==> inputs of 11-09 <==
Design serial, start of the top module:
module serial
    (  
      input  clk  
    , input  reset  
    , input  enable  
    , input  can_send
    , input [7:0] data_in
    , input  in_stb
    , output wire [7:0] data_out
    , output wire  out_stb
    );
Settings: LEC_CHECK=0, ABC_AREA=1, CAP_MARGIN=0, CELL_PAD_IN_SITES_DETAIL_PLACEMENT=1, CELL_PAD_IN_SITES_GLOBAL_PLACEMENT=3, CORE_ASPECT_RATIO=0.71, CORE_MARGIN=2, CORE_UTILIZATION=40, CTS_CLUSTER_DIAMETER=62, GPL_ROUTABILITY_DRIVEN=0, HOLD_SLACK_MARGIN=0.29, MAX_ROUTING_LAYER=met5, PLACE_DENSITY_LB_ADDON=0.02, SLEW_MARGIN=20, TNS_END_PERCENT=35; clock period 4.93 ns.
run.sh (not shown) runs the stock make flow with config.mk's settings and CLKGATE_MAP_FILE=.
==> inputs of 05-13, as changes to 11-09 <==
ABC_AREA = not set   (was 1)
CAP_MARGIN = 20   (was 0)
CELL_PAD_IN_SITES_DETAIL_PLACEMENT = not set   (was 1)
CELL_PAD_IN_SITES_GLOBAL_PLACEMENT = not set   (was 3)
CORE_ASPECT_RATIO = not set   (was 0.71)
CORE_UTILIZATION = 72   (was 40)
CTS_CLUSTER_DIAMETER = not set   (was 62)
CTS_CLUSTER_SIZE = 50   (was not set)
GPL_ROUTABILITY_DRIVEN = not set   (was 0)
HOLD_SLACK_MARGIN = not set   (was 0.29)
MAX_ROUTING_LAYER = not set   (was met5)
PLACE_DENSITY_LB_ADDON = 0.0   (was 0.02)
TNS_END_PERCENT = not set   (was 35)
==> flow/constraint.sdc (replaced) <==
create_clock -name core_clock -period 5.56 [get_ports {clk}]
set_input_delay 1.1120 -clock core_clock [delete_from_list [all_inputs] [get_ports {clk}]]
set_output_delay 1.1120 -clock core_clock [all_outputs]
set_load 0.01 [all_outputs]
==> inputs of 02-21, as changes to 11-09 <==
ABC_AREA = not set   (was 1)
CAP_MARGIN = 20   (was 0)
CELL_PAD_IN_SITES_DETAIL_PLACEMENT = not set   (was 1)
CELL_PAD_IN_SITES_GLOBAL_PLACEMENT = 1   (was 3)
CORE_ASPECT_RATIO = 1.41   (was 0.71)
CORE_UTILIZATION = 63   (was 40)
CTS_CLUSTER_DIAMETER = 97   (was 62)
GPL_ROUTABILITY_DRIVEN = 1   (was 0)
GPL_TIMING_DRIVEN = 1   (was not set)
HOLD_SLACK_MARGIN = not set   (was 0.29)
MAX_ROUTING_LAYER = met4   (was met5)
PLACE_DENSITY_LB_ADDON = not set   (was 0.02)
TNS_END_PERCENT = 85   (was 35)
==> flow/constraint.sdc (replaced) <==
create_clock -name core_clock -period 11.2 [get_ports {clk}]
set_input_delay 2.2400 -clock core_clock [delete_from_list [all_inputs] [get_ports {clk}]]
set_output_delay 2.2400 -clock core_clock [all_outputs]
set_load 0.01 [all_outputs]
==> inputs of 09-06, as changes to 11-09 <==
ABC_AREA = not set   (was 1)
CAP_MARGIN = 20   (was 0)
CELL_PAD_IN_SITES_DETAIL_PLACEMENT = not set   (was 1)
CELL_PAD_IN_SITES_GLOBAL_PLACEMENT = not set   (was 3)
CORE_ASPECT_RATIO = 1.04   (was 0.71)
CORE_UTILIZATION = 29   (was 40)
CTS_CLUSTER_DIAMETER = not set   (was 62)
CTS_CLUSTER_SIZE = 87   (was not set)
GPL_ROUTABILITY_DRIVEN = not set   (was 0)
HOLD_SLACK_MARGIN = not set   (was 0.29)
MAX_ROUTING_LAYER = met4   (was met5)
PLACE_DENSITY_LB_ADDON = 0.06   (was 0.02)
SETUP_SLACK_MARGIN = 0.91   (was not set)
SLEW_MARGIN = 5   (was 20)
TNS_END_PERCENT = not set   (was 35)
==> flow/constraint.sdc (replaced) <==
create_clock -name core_clock -period 6.23 [get_ports {clk}]
set_input_delay 1.2460 -clock core_clock [delete_from_list [all_inputs] [get_ports {clk}]]
set_output_delay 1.2460 -clock core_clock [all_outputs]
set_load 0.01 [all_outputs]
==> comparison <==
11-09 produced a layout that fails on negative setup slack. 09-06 passed the timing, DRC and antenna checks. 05-13 finished with negative setup slack left. 02-21 completed with no timing, DRC or antenna violations.
Final cell count: 11-09 > 09-06 > 05-13 > 02-21.
The highest setup slack belongs to 02-21, the lowest to 11-09.
Utilization: 11-09 is lower than 02-21 (19 points).
Clock skew: 09-06 < 05-13 < 11-09 < 02-21.
Against 11-09, the die area of 09-06 is larger by about 28%.

==> juniper <==
==> flow/design.v <==
`timescale 100fs/100fs
module serial
    (  
      input  clk  
    , input  reset  
    , input  enable  
    , input  can_send
    , input [7:0] data_in
    , input  in_stb
    , output wire [7:0] data_out
    , output wire  out_stb
    );
  wire [8:0] c_ds_app_arg;
  wire  c_ds_app_arg_0;
  reg [5:0] maybeToBoola_c_ds_app_arg;
  wire [7:0] c_ds_app_arg_1;
  wire [6:0] result_0;
  wire [7:0] a;
  wire [12:0] result_1;
  reg [6:0] result_2;
  wire [6:0] c_case_alt;
  reg [6:0] c_case_alt_0;
  wire [1:0] dir;
  wire [6:0] c_case_alt_1;
  wire [6:0] c_case_alt_2;
  wire [6:0] c_case_alt_3;
  wire [3:0] a1;
  reg [4:0] inp_n;
  wire signed [63:0] c_inp_n_app_arg;
  reg [5:0] c_app_arg;
  wire [5:0] c_case_alt_4;
  reg [5:0] c_case_alt_5;
  reg [5:0] c_case_alt_6;
  wire [0:0] ctr;
  wire [1:0] ctr_0;
  wire [2:0] ctr_1;
  reg [5:0] result_3;
  reg [5:0] c_case_alt_7;
  reg [5:0] c_case_alt_8;
  reg [5:0] c_case_alt_9;
  wire [20:0] c_case_scrut;
  wire signed [63:0] wild;
  wire signed [63:0] c_wild_app_arg;
  wire  c_ds_app_arg_2;
  reg [31:0] maybeToBoola_c_ds_app_arg_0;
  wire [5:0] c_ds_app_arg_3;
  wire [32:0] result_4;
  wire [5:0] a_0;
  wire signed [63:0] c_r_app_arg;
  wire [15:0] result_5;
  wire signed [63:0] c_ds1_app_arg;
  wire [16:0] r;
  wire [15:0] result_6;
  wire signed [63:0] c_r_app_arg_0;
  wire [15:0] result_7;
  reg [32:0] c_app_arg_0;
  wire [64:0] result_8;
  wire [15:0] x;
  wire [15:0] y;
  wire [3:0] n;
  wire [3:0] n_0;
  wire [3:0] n_1;
  reg [31:0] ds1;
  wire [16:0] r_0;
  wire [16:0] r_1;
  reg [36:0] maybeToBoola_c_ds_app_arg_1;
  wire [8:0] result_9;
  wire [45:0] c_case_alt_10;
  wire [8:0] c_app_arg_1;
  wire [8:0] c_case_alt_11;
  wire [7:0] result_10;
  wire signed [63:0] c_app_arg_2;
  wire signed [63:0] c_app_arg_3;
  wire [31:0] a_1;
  wire [3:0] c_app_arg_4;
  wire [4:0] z;
  wire [3:0] result_11;
  wire [3:0] digitIdx;
  wire [32:0] c_app_arg_5;
  wire [31:0] n_2;
  wire [32:0] number;
  reg [265:0] maybeToBoola_c_ds_app_arg_2;
  wire [8:0] result_12;
  wire signed [63:0] c_wild3_app_arg;
  wire [255:0] result_13;
  wire [255:0] c_app_arg_6;
  wire [4:0] c_app_arg_7;
  wire [4:0] c_app_arg_8;
  wire signed [63:0] c_wild3_app_arg_0;
  wire [7:0] result_14;
  wire [8:0] c_app_arg_9;
  wire [274:0] result_15;
  wire  canSend;
  wire [7:0] a_2;
  wire signed [63:0] wild3;
  wire signed [63:0] wild3_0;
  wire  doSend;
  wire [4:0] readPointer1;
  wire [4:0] writePointer1;
  wire [255:0] memory1;
  wire [7:0] a1_0;
  wire [9:0] eta;
  wire [7:0] c_bv;
  wire signed [63:0] result_selection_res;
  wire [0:0] c_case_alt_selection_9;
  wire [16:0] c_bv_0;
  wire [16:0] c_bv_1;
  wire [16:0] c_bv_2;
  wire [31:0] c_i_29;
  wire [31:0] c_i_31;
  wire [8:0] result;
  assign eta = {can_send,   data_in,   in_stb};
  assign c_ds_app_arg = eta[0:0] ? {1'b1,eta[8:1]} : {1'b0,8'bxxxxxxxx};
  assign c_ds_app_arg_0 = c_ds_app_arg[8:8] ? 1'b1 : 1'b0;
  always @(posedge clk or  posedge  reset) begin : maybeToBoola_c_ds_app_arg_register
    if ( reset) begin
      maybeToBoola_c_ds_app_arg <= {3'b000,1'd1,2'bxx};
    end else if (c_ds_app_arg_0) begin
      maybeToBoola_c_ds_app_arg <= result_1[12:7];
    end
  end
  assign c_ds_app_arg_1 = c_ds_app_arg[8:8] ? a : 8'b00000111;
  assign result_0 = result_1[6:0];
  assign a = c_ds_app_arg[7:0];
  assign result_1 = {c_app_arg,   result_2};
  always @(*) begin
    case(maybeToBoola_c_ds_app_arg[5:3])
      3'b100 : result_2 = c_case_alt_0;
      3'b101 : result_2 = c_case_alt;
      default : result_2 = {1'b0,6'bxxxxxx};
    endcase
  end
  assign c_case_alt = inp_n[4:4] ? {1'b1,{2'b11,4'bxxxx}} : {1'b0,6'bxxxxxx};
  always @(*) begin
    case(dir)
      2'b00 : c_case_alt_0 = c_case_alt_3;
      2'b01 : c_case_alt_0 = c_case_alt_2;
      default : c_case_alt_0 = c_case_alt_1;
    endcase
  end
  assign dir = maybeToBoola_c_ds_app_arg[2:1];
  assign c_case_alt_1 = inp_n[4:4] ? {1'b1,{2'b10,a1}} : {1'b0,6'bxxxxxx};
  assign c_case_alt_2 = inp_n[4:4] ? {1'b1,{2'b01,a1}} : {1'b0,6'bxxxxxx};
  assign c_case_alt_3 = inp_n[4:4] ? {1'b1,{2'b00,a1}} : {1'b0,6'bxxxxxx};
  assign a1 = inp_n[3:0];
  always @(*) begin
    case(c_ds_app_arg_1)
      8'b00000111 : inp_n = {1'b0,4'bxxxx};
      default : inp_n = {1'b1,$unsigned(c_inp_n_app_arg[0+:4])};
    endcase
  end
  assign c_bv = (c_ds_app_arg_1 & 8'b00001111);
  assign c_inp_n_app_arg = $unsigned({{(64-8) {1'b0}},c_bv});
  always @(*) begin
    case(maybeToBoola_c_ds_app_arg[5:3])
      3'b000 : c_app_arg = result_3;
      3'b001 : c_app_arg = c_case_alt_6;
      3'b010 : c_app_arg = c_case_alt_5;
      3'b011 : c_app_arg = c_case_alt_4;
      3'b100 : c_app_arg = {3'b000,1'd0,2'bxx};
      3'b101 : c_app_arg = {3'b110,3'bxxx};
      default : c_app_arg = {3'b110,3'bxxx};
    endcase
  end
  assign c_case_alt_4 = ctr ? {3'b011,ctr - 1'd1,2'bxx} : {3'b100,2'd1,1'bx};
  always @(*) begin
    case(ctr_0)
      2'd0 : c_case_alt_5 = {3'b100,2'd2,1'bx};
      default : c_case_alt_5 = {3'b010,ctr_0 - 2'd1,1'bx};
    endcase
  end
  always @(*) begin
    case(ctr_1)
      3'd0 : c_case_alt_6 = {3'b100,2'd0,1'bx};
      default : c_case_alt_6 = {3'b001,ctr_1 - 3'd1};
    endcase
  end
  assign ctr = maybeToBoola_c_ds_app_arg[2:2];
  assign ctr_0 = maybeToBoola_c_ds_app_arg[2:1];
  assign ctr_1 = maybeToBoola_c_ds_app_arg[2:0];
  assign result_selection_res = (($unsigned(wild)) <= 64'd1114111) ? 64'sd1 : 64'sd0;
  always @(*) begin
    case(result_selection_res)
      64'sd1 : result_3 = c_case_alt_7;
      default : result_3 = {6 {1'bx}};
    endcase
  end
  assign c_case_alt_selection_9 = maybeToBoola_c_ds_app_arg[2:2];
  always @(*) begin
    case(c_case_alt_selection_9)
      1'd0 : c_case_alt_7 = c_case_alt_9;
      1'd1 : c_case_alt_7 = c_case_alt_8;
      default : c_case_alt_7 = {6 {1'bx}};
    endcase
  end
  always @(*) begin
    case(c_case_scrut)
      21'd10 : c_case_alt_8 = {3'b101,3'bxxx};
      21'd100 : c_case_alt_8 = {3'b010,2'd3,1'bx};
      21'd102 : c_case_alt_8 = {3'b001,3'd6};
      21'd117 : c_case_alt_8 = {3'b011,1'd1,2'bxx};
      default : c_case_alt_8 = {6 {1'bx}};
    endcase
  end
  always @(*) begin
    case(c_case_scrut)
      21'd10 : c_case_alt_9 = {3'b000,1'd1,2'bxx};
      default : c_case_alt_9 = {6 {1'bx}};
    endcase
  end
  assign c_case_scrut = $unsigned(wild[0+:21]);
  assign wild = $signed(c_wild_app_arg);
  assign c_wild_app_arg = $unsigned({{(64-8) {1'b0}},c_ds_app_arg_1});
  assign c_ds_app_arg_2 = result_0[6:6] ? 1'b1 : 1'b0;
  always @(posedge clk or  posedge  reset) begin : maybeToBoola_c_ds_app_arg_0_register
    if ( reset) begin
      maybeToBoola_c_ds_app_arg_0 <= {16'd0,   16'd0};
    end else if (c_ds_app_arg_2) begin
      maybeToBoola_c_ds_app_arg_0 <= result_8[64:33];
    end
  end
  assign c_ds_app_arg_3 = result_0[6:6] ? a_0 : {2'b00,4'd0};
  assign result_4 = result_8[32:0];
  assign a_0 = result_0[5:0];
  assign c_r_app_arg = $unsigned({{(64-4) {1'b0}},n});
  assign c_bv_0 = (r_0);
  assign result_5 = (( c_bv_0[17-1] ) == 1'b0) ? (r_0[0+:16]) : 16'd65535;
  assign c_ds1_app_arg = $unsigned({{(64-4) {1'b0}},n_1});
  assign r =  y - ($unsigned(c_ds1_app_arg[0+:16]));
  assign c_bv_1 = (r);
  assign result_6 = (( c_bv_1[17-1] ) == 1'b0) ? (r[0+:16]) : (16'd0);
  assign c_r_app_arg_0 = $unsigned({{(64-4) {1'b0}},n_0});
  assign c_bv_2 = (r_1);
  assign result_7 = (( c_bv_2[17-1] ) == 1'b0) ? (r_1[0+:16]) : 16'd65535;
  always @(*) begin
    case(c_ds_app_arg_3[5:4])
      2'b11 : c_app_arg_0 = {1'b1,({{(32-16) {1'b0}},x}) * ({{(32-16) {1'b0}},y})};
      default : c_app_arg_0 = {1'b0,32'bxxxxxxxxxxxxxxxxxxxxxxxxxxxxxxxx};
    endcase
  end
  assign result_8 = {{ds1[31:16],   ds1[15:0]},
                     c_app_arg_0};
  assign x = maybeToBoola_c_ds_app_arg_0[31:16];
  assign y = maybeToBoola_c_ds_app_arg_0[15:0];
  assign n = c_ds_app_arg_3[3:0];
  assign n_0 = c_ds_app_arg_3[3:0];
  assign n_1 = c_ds_app_arg_3[3:0];
  always @(*) begin
    case(c_ds_app_arg_3[5:4])
      2'b00 : ds1 = {result_5,   y};
      2'b01 : ds1 = {x,   result_6};
      2'b10 : ds1 = {x,   result_7};
      default : ds1 = maybeToBoola_c_ds_app_arg_0;
    endcase
  end
  assign r_0 = x + ($unsigned(c_r_app_arg[0+:16]));
  assign r_1 = y + ($unsigned(c_r_app_arg_0[0+:16]));
  always @(posedge clk or  posedge  reset) begin : maybeToBoola_c_ds_app_arg_1_register
    if ( reset) begin
      maybeToBoola_c_ds_app_arg_1 <= {{1'b0,32'bxxxxxxxxxxxxxxxxxxxxxxxxxxxxxxxx},   4'd0};
    end else if (enable) begin
      maybeToBoola_c_ds_app_arg_1 <= c_case_alt_10[45:9];
    end
  end
  assign result_9 = c_case_alt_10[8:0];
  assign c_case_alt_10 = {{c_app_arg_5,
                           c_app_arg_4},   c_app_arg_1};
  assign c_app_arg_1 = (digitIdx < 4'd8) ? c_case_alt_11 : {1'b0,8'bxxxxxxxx};
  assign c_case_alt_11 = number[32:32] ? {1'b1,result_10} : {1'b0,8'bxxxxxxxx};
  assign result_10 = (a_1 <= 32'd9) ? ($unsigned(c_app_arg_2[0+:8])) : ($unsigned(c_app_arg_3[0+:8]));
  assign c_i_29 = (32'd48 | a_1);
  assign c_app_arg_2 = $unsigned({{(64-32) {1'b0}},c_i_29});
  assign c_i_31 = (a_1 + 32'd87);
  assign c_app_arg_3 = $unsigned({{(64-32) {1'b0}},c_i_31});
  assign a_1 = n_2 >> (64'sd28);
  assign c_app_arg_4 = number[32:32] ? result_11 : 4'd0;
  assign z = digitIdx + 4'd1;
  assign result_11 = (z > 5'd8) ? 4'd8 : (z[0+:4]);
  assign digitIdx = maybeToBoola_c_ds_app_arg_1[3:0];
  assign c_app_arg_5 = number[32:32] ? {1'b1,n_2 << (64'sd4)} : result_4;
  assign n_2 = number[31:0];
  assign number = maybeToBoola_c_ds_app_arg_1[36:4];
  always @(posedge clk or  posedge  reset) begin : maybeToBoola_c_ds_app_arg_2_register
    if ( reset) begin
      maybeToBoola_c_ds_app_arg_2 <= {{8'b00000001,   8'b00000001,   8'b00000001,   8'b00000001,   8'b00000001,
    8'b00000001,   8'b00000001,   8'b00000001,   8'b00000001,   8'b00000001,
    8'b00000001,   8'b00000001,   8'b00000001,   8'b00000001,   8'b00000001,
    8'b00000001,   8'b00000001,   8'b00000001,   8'b00000001,   8'b00000001,
    8'b00000001,   8'b00000001,   8'b00000001,   8'b00000001,   8'b00000001,
    8'b00000001,   8'b00000001,   8'b00000001,   8'b00000001,   8'b00000001,
    8'b00000001,   8'b00000001},   5'd0,   5'd0};
    end else if (enable) begin
      maybeToBoola_c_ds_app_arg_2 <= result_15[274:9];
    end
  end
  assign result_12 = result_15[8:0];
  assign c_wild3_app_arg = $unsigned({{(64-5) {1'b0}},writePointer1});
  genvar i;
  generate
  for (i=0;i<32;i=i+1) begin : vector_replace
    assign result_13[(31-i)*8+:8] = (wild3) == i ? a_2 : memory1[(31-i)*8+:8];
  end
  endgenerate
  assign c_app_arg_6 = result_9[8:8] ? result_13 : memory1;
  assign c_app_arg_7 = result_9[8:8] ? (writePointer1 + 5'd1) : writePointer1;
  assign c_app_arg_8 = doSend ? (readPointer1 + 5'd1) : readPointer1;
  assign c_wild3_app_arg_0 = $unsigned({{(64-5) {1'b0}},readPointer1});
  wire [7:0] vecArray [0:32-1];
  genvar i_0;
  generate
  for (i_0=0; i_0 < 32; i_0=i_0+1) begin : mk_array
    assign vecArray[(32-1)-i_0] = memory1[i_0*8+:8];
  end
  endgenerate
  assign result_14 = vecArray[(wild3_0)];
  assign c_app_arg_9 = doSend ? {1'b1,result_14} : {1'b0,8'bxxxxxxxx};
  assign result_15 = {{c_app_arg_6,
                       c_app_arg_7,   c_app_arg_8},   c_app_arg_9};
  assign canSend = eta[9:9];
  assign a_2 = result_9[7:0];
  assign wild3 = $signed(c_wild3_app_arg);
  assign wild3_0 = $signed(c_wild3_app_arg_0);
  assign doSend = canSend ? (writePointer1 > readPointer1) : 1'b0;
  assign readPointer1 = maybeToBoola_c_ds_app_arg_2[4:0];
  assign writePointer1 = maybeToBoola_c_ds_app_arg_2[9:5];
  assign memory1 = maybeToBoola_c_ds_app_arg_2[265:10];
  assign result = result_12[8:8] ? {a1_0,
                                    1'b1} : {{8 {1'bx}},   1'b0};
  assign a1_0 = result_12[7:0];
  assign data_out = result[8:1];
  assign out_stb = result[0:0];
endmodule
==> flow/run.sh <==
#!/bin/bash
# the make line also repeats each setting of config.mk as NAME=value (left out here)
make -C /OpenROAD-flow-scripts/flow DESIGN_CONFIG=/design/flow/config.mk WORK_HOME=/design/flow/orfs CLKGATE_MAP_FILE= finish
==> flow/config.mk <==
export PLATFORM = sky130hd
export DESIGN_NAME = serial
export DESIGN_NICKNAME = serial
export VERILOG_FILES = /design/flow/design.v
export SDC_FILE = /design/flow/constraint.sdc
export NUM_CORES = 4
export LEC_CHECK = 0
export CAP_MARGIN = 20
export CELL_PAD_IN_SITES_DETAIL_PLACEMENT = 1
export CELL_PAD_IN_SITES_GLOBAL_PLACEMENT = 0
export CORE_ASPECT_RATIO = 1.41
export CORE_MARGIN = 4
export CORE_UTILIZATION = 56
export CTS_CLUSTER_SIZE = 82
export GPL_ROUTABILITY_DRIVEN = 1
export GPL_TIMING_DRIVEN = 0
export MAX_ROUTING_LAYER = met4
export PLACE_DENSITY_LB_ADDON = 0.11
export SLEW_MARGIN = 30
export TNS_END_PERCENT = 55
==> flow/constraint.sdc <==
create_clock -name core_clock -period 4.63 [get_ports {clk}]
set_input_delay 0.9260 -clock core_clock [delete_from_list [all_inputs] [get_ports {clk}]]
set_output_delay 0.9260 -clock core_clock [all_outputs]
set_load 0.01 [all_outputs]
==> quartz (differences from juniper) <==
- CELL_PAD_IN_SITES_DETAIL_PLACEMENT: 1 -> default
- CELL_PAD_IN_SITES_GLOBAL_PLACEMENT: 0 -> 1
- CORE_MARGIN: 4 -> 2
- CORE_UTILIZATION: 56 -> 65
- CTS_CLUSTER_SIZE: 82 -> default
- GPL_TIMING_DRIVEN: 0 -> 1
- PLACE_DENSITY_LB_ADDON: 0.11 -> default
- SETUP_SLACK_MARGIN: default -> -0.77
- SLEW_MARGIN: 30 -> 20
- TNS_END_PERCENT: 55 -> 85
==> flow/constraint.sdc (replaced) <==
create_clock -name core_clock -period 11.2 [get_ports {clk}]
set_input_delay 2.2400 -clock core_clock [delete_from_list [all_inputs] [get_ports {clk}]]
set_output_delay 2.2400 -clock core_clock [all_outputs]
set_load 0.01 [all_outputs]
==> notes <==
juniper died in 5_1_grt. quartz ran to the end with no violations. Synthesized cell count is the same in quartz and juniper. Of juniper and quartz, juniper has the higher die size (gap 20%, measured against quartz). In area after synthesis, quartz and juniper do not differ.
